Setup of willow:
// iir_variable_filter
module iir_variable_filter
#(
    parameter DATA_IN_WIDTH  = 16,
    parameter DATA_OUT_WIDTH = 32,
    parameter TAP_WIDTH      = 16,
    parameter FF_TAP_COUNT   = 4,
    parameter FB_TAP_COUNT   = 3,
    parameter NUM_LP_FILTERS = 20
)
(
    input  wire                               clk,
    input  wire                               reset_n,
    input  wire        [8:0]                  filter_index,
    input  wire signed [DATA_IN_WIDTH-1:0]    data_in,
    output wire signed [DATA_OUT_WIDTH-1:0]   data_out
);
    wire [FF_TAP_COUNT*TAP_WIDTH-1:0] B_flat;
    wire [FB_TAP_COUNT*TAP_WIDTH-1:0] A_flat;
    coeff_selector #(
        .TAP_WIDTH(TAP_WIDTH),
        .FF_TAP_COUNT(FF_TAP_COUNT),
        .FB_TAP_COUNT(FB_TAP_COUNT),
        .NUM_LP_FILTERS(NUM_LP_FILTERS)
    ) coeff_sel (
        .filter_index(filter_index),
        .B_flat(B_flat),
        .A_flat(A_flat)
    );
  ...
Size: roughly 8600 cells after synthesis, roughly 120 flip-flops.
Settings: LEC_CHECK=0, ABC_AREA=1, CAP_MARGIN=5, CORE_ASPECT_RATIO=0.7, CORE_MARGIN=2, CORE_UTILIZATION=72, CTS_CLUSTER_DIAMETER=227, HOLD_SLACK_MARGIN=-0.09, PLACE_DENSITY=0.37, SETUP_SLACK_MARGIN=2.48, SLEW_MARGIN=20; clock period 9.66 ns.
run.sh (not shown) runs the stock make flow with config.mk's settings and CLKGATE_MAP_FILE=.
In willow the implementation ran to completion but is not tape-out ready, as the final checks report negative setup slack.
Input changes introduced in fjord (baseline for comparison: willow):
Settings: CORE_UTILIZATION changed from 72 to 71; CTS_CLUSTER_DIAMETER removed (was 227); CORE_ASPECT_RATIO removed (was 0.7); ABC_AREA removed (was 1); PLACE_DENSITY removed (was 0.37); CAP_MARGIN changed from 5 to 20; SETUP_SLACK_MARGIN removed (was 2.48); the clock period (ns, I/O delays scaled along) changed from 9.66 to 12.5.
Notes after the runs:
- Going from willow to fjord, count of non-CTS inverters in the layout down 354, cell area after layout saw a decrease, post-route core utilization moved down.
- fjord completed end to end; final checks failed (negative setup slack).
- willow: complete, dirty (negative setup slack)
- fjord has global-route wire length before repair below what willow had.
- Register share of the cell area: willow vs fjord, no meaningful difference
Relative to fjord, the following input files were edited for sierra:
Settings: putting CORE_ASPECT_RATIO at 0.68 where nothing was set; swapping 20 for 5 in CAP_MARGIN; putting ABC_AREA at 1 where nothing was set; putting CTS_CLUSTER_DIAMETER at 238 where nothing was set; swapping 12.5 for 8.3 in the clock period (ns, I/O delays scaled along).
--- outcome ---
- Layout checks on sierra: not met. Flow itself completed; violations: negative setup slack.
- Complete run, failing final checks: fjord, reason negative setup slack.
- fjord → sierra: half-perimeter wire length after placement increased 25%; number of clock buffer instances in the layout increased 2; combinational gate area dropped 3.2%.
- Diff sierra and fjord: final area higher in sierra
- Route | sierra vs fjord | wire longer in sierra
### sierra -> ember
Settings: changing CAP_MARGIN from 5 to 20; changing CORE_UTILIZATION from 71 to 51; removing HOLD_SLACK_MARGIN (formerly -0.09); removing ABC_AREA (formerly 1); removing CTS_CLUSTER_DIAMETER (formerly 238); removing CORE_ASPECT_RATIO (formerly 0.68); changing the clock period (ns, I/O delays scaled along) from 8.3 to 4.77.
==> results <==
Every stage of ember finished as expected; the final checks, on the other hand, flagged negative setup slack, which means the layout fails. In ember relative to sierra, overall routed net length had gone down by more than 10%. Post-route cell area sits higher in ember than in sierra. Summary of ember over sierra: utilization decreased by 23 points relative to the old numbers; number of top-level design ports saw little to no change. When ember is set beside sierra, its height of the chip turns out to be 43% larger. [compare] base=sierra new=ember: adder and majority gate portion of the synthesized area shows a reduction of 0.40 points; critical path depth went down. Initial antenna violation count: lower on sierra.
### ember -> yarrow
Settings: CORE_UTILIZATION now 65, was 51; the clock period (ns, I/O delays scaled along) now 16.0, was 4.77.
Notes after the runs:
yarrow ran to completion and came out clean on the timing, design-rule and antenna checks.
NOTE: final area in yarrow falls short of that of ember
Comparing yarrow against ember, there is no change at all in synthesized area.
yarrow: first-pass GRT wire length is about 9% lower than what ember reported.
ember → yarrow: detailed-routing iteration count for the pre-antenna-repair pass dropped 3, via count dropped about 4.5%.
Number of post-CTS setup repair buffers, yarrow and ember: higher on ember
Going from ember to yarrow, initial cell density of the core grows by 14 points.


Setup of red:
Starting RTL as in the previous note.
// iir_variable_filter
module iir_variable_filter
#(
    parameter DATA_IN_WIDTH  = 16,
    parameter DATA_OUT_WIDTH = 32,
    parameter TAP_WIDTH      = 16,
    parameter FF_TAP_COUNT   = 4,
    parameter FB_TAP_COUNT   = 3,
    parameter NUM_LP_FILTERS = 20
)
(
    input  wire                               clk,
    input  wire                               reset_n,
    input  wire        [8:0]                  filter_index,
    input  wire signed [DATA_IN_WIDTH-1:0]    data_in,
    output wire signed [DATA_OUT_WIDTH-1:0]   data_out
);
Settings: LEC_CHECK=0, CAP_MARGIN=35, CELL_PAD_IN_SITES_GLOBAL_PLACEMENT=1, CORE_ASPECT_RATIO=0.55, CORE_MARGIN=6, CORE_UTILIZATION=49, CTS_CLUSTER_DIAMETER=137, GPL_ROUTABILITY_DRIVEN=1, GPL_TIMING_DRIVEN=1, HOLD_SLACK_MARGIN=-0.07, MAX_ROUTING_LAYER=met4, MIN_ROUTING_LAYER=met1, PLACE_DENSITY_LB_ADDON=0.0, SETUP_SLACK_MARGIN=-1.39, SLEW_MARGIN=25, TNS_END_PERCENT=95; clock period 22.1 ns.
[inputs] blue vs red
Settings: a deleted GPL_ROUTABILITY_DRIVEN that had been 1; a deleted MAX_ROUTING_LAYER that had been met4; a deleted CORE_ASPECT_RATIO that had been 0.55; a deleted TNS_END_PERCENT that had been 95; a deleted GPL_TIMING_DRIVEN that had been 1; a deleted HOLD_SLACK_MARGIN that had been -0.07; a deleted MIN_ROUTING_LAYER that had been met1; a change of CAP_MARGIN from 35 to 20; a change of CORE_UTILIZATION from 49 to 64; a change of CORE_MARGIN from 6 to 2; a deleted PLACE_DENSITY_LB_ADDON that had been 0.0; a deleted SETUP_SLACK_MARGIN that had been -1.39; a deleted CTS_CLUSTER_DIAMETER that had been 137; a change of SLEW_MARGIN from 25 to 20; a deleted CELL_PAD_IN_SITES_GLOBAL_PLACEMENT that had been 1; a change of the clock period (ns, I/O delays scaled along) from 22.1 to 4.77.
[summary]
- blue finished every stage; the final checks, however, were not passed, the failures being negative setup slack.
- red did not stop at any stage, and its layout met the timing, design-rule and antenna checks.
- blue: number of cells on the critical path about 6% below red
- | total antenna diodes in the routed design | higher: red |
- The standard cells in blue occupy more silicon area than those in red do.
- The run with more routed wire is red, not blue.
- Taking blue over red, the total number of vias ratio works out to 1.08.
What green does differently from blue at the input level:
Settings: changing CORE_UTILIZATION from 64 to 66; setting SETUP_SLACK_MARGIN to 2.33 for the first time; changing the clock period (ns, I/O delays scaled along) from 4.77 to 12.9.
Findings:
What the final checks of green revealed, after a flow that finished every stage, was a layout that fails on negative setup slack.
Compared with blue, in green die footprint decreased 0.0036 mm2.
Relative to blue, the number of standard-cell rows in the floorplan of green is lower by 2.
The routing usage on met1 was comparable across green and blue.
> inputs changed (green -> orange)
Settings: swapping 66 for 60 in CORE_UTILIZATION; clearing SETUP_SLACK_MARGIN, which used to be 2.33; swapping 12.9 for 14.7 in the clock period (ns, I/O delays scaled along).
[summary]
orange has completed all stages; timing, DRC and antenna checks passed. Every stage of green finished as expected; the final checks, on the other hand, flagged negative setup slack, which means the layout fails. On smallest setup slack after layout, green loses to orange. In the reports for green and orange, the larger largest fanout of any net on the critical path belongs to orange. Looking at final area, orange sits 3.0% below green. orange vs. green: placement row count rose by about 5%, routed wire length dropped about 2%. Higher maximum number of pins on one net before global-route repair goes to green over orange. When orange is measured against green, its layout buffering overhead excluding clock cells turns out 1.7 points lower.
Edits applied to the flow inputs when going from orange to purple:
Settings: CORE_UTILIZATION: 60 -> 40; the clock period (ns, I/O delays scaled along): 14.7 -> 15.0.
==> results <==
Comparing relative area of non-clock buffer cells in the final design for purple and orange, the smaller number came from purple.
NOTE: routed wire length in purple exceeds that of orange
Diff orange -> purple: total negative setup slack shows no meaningful change.
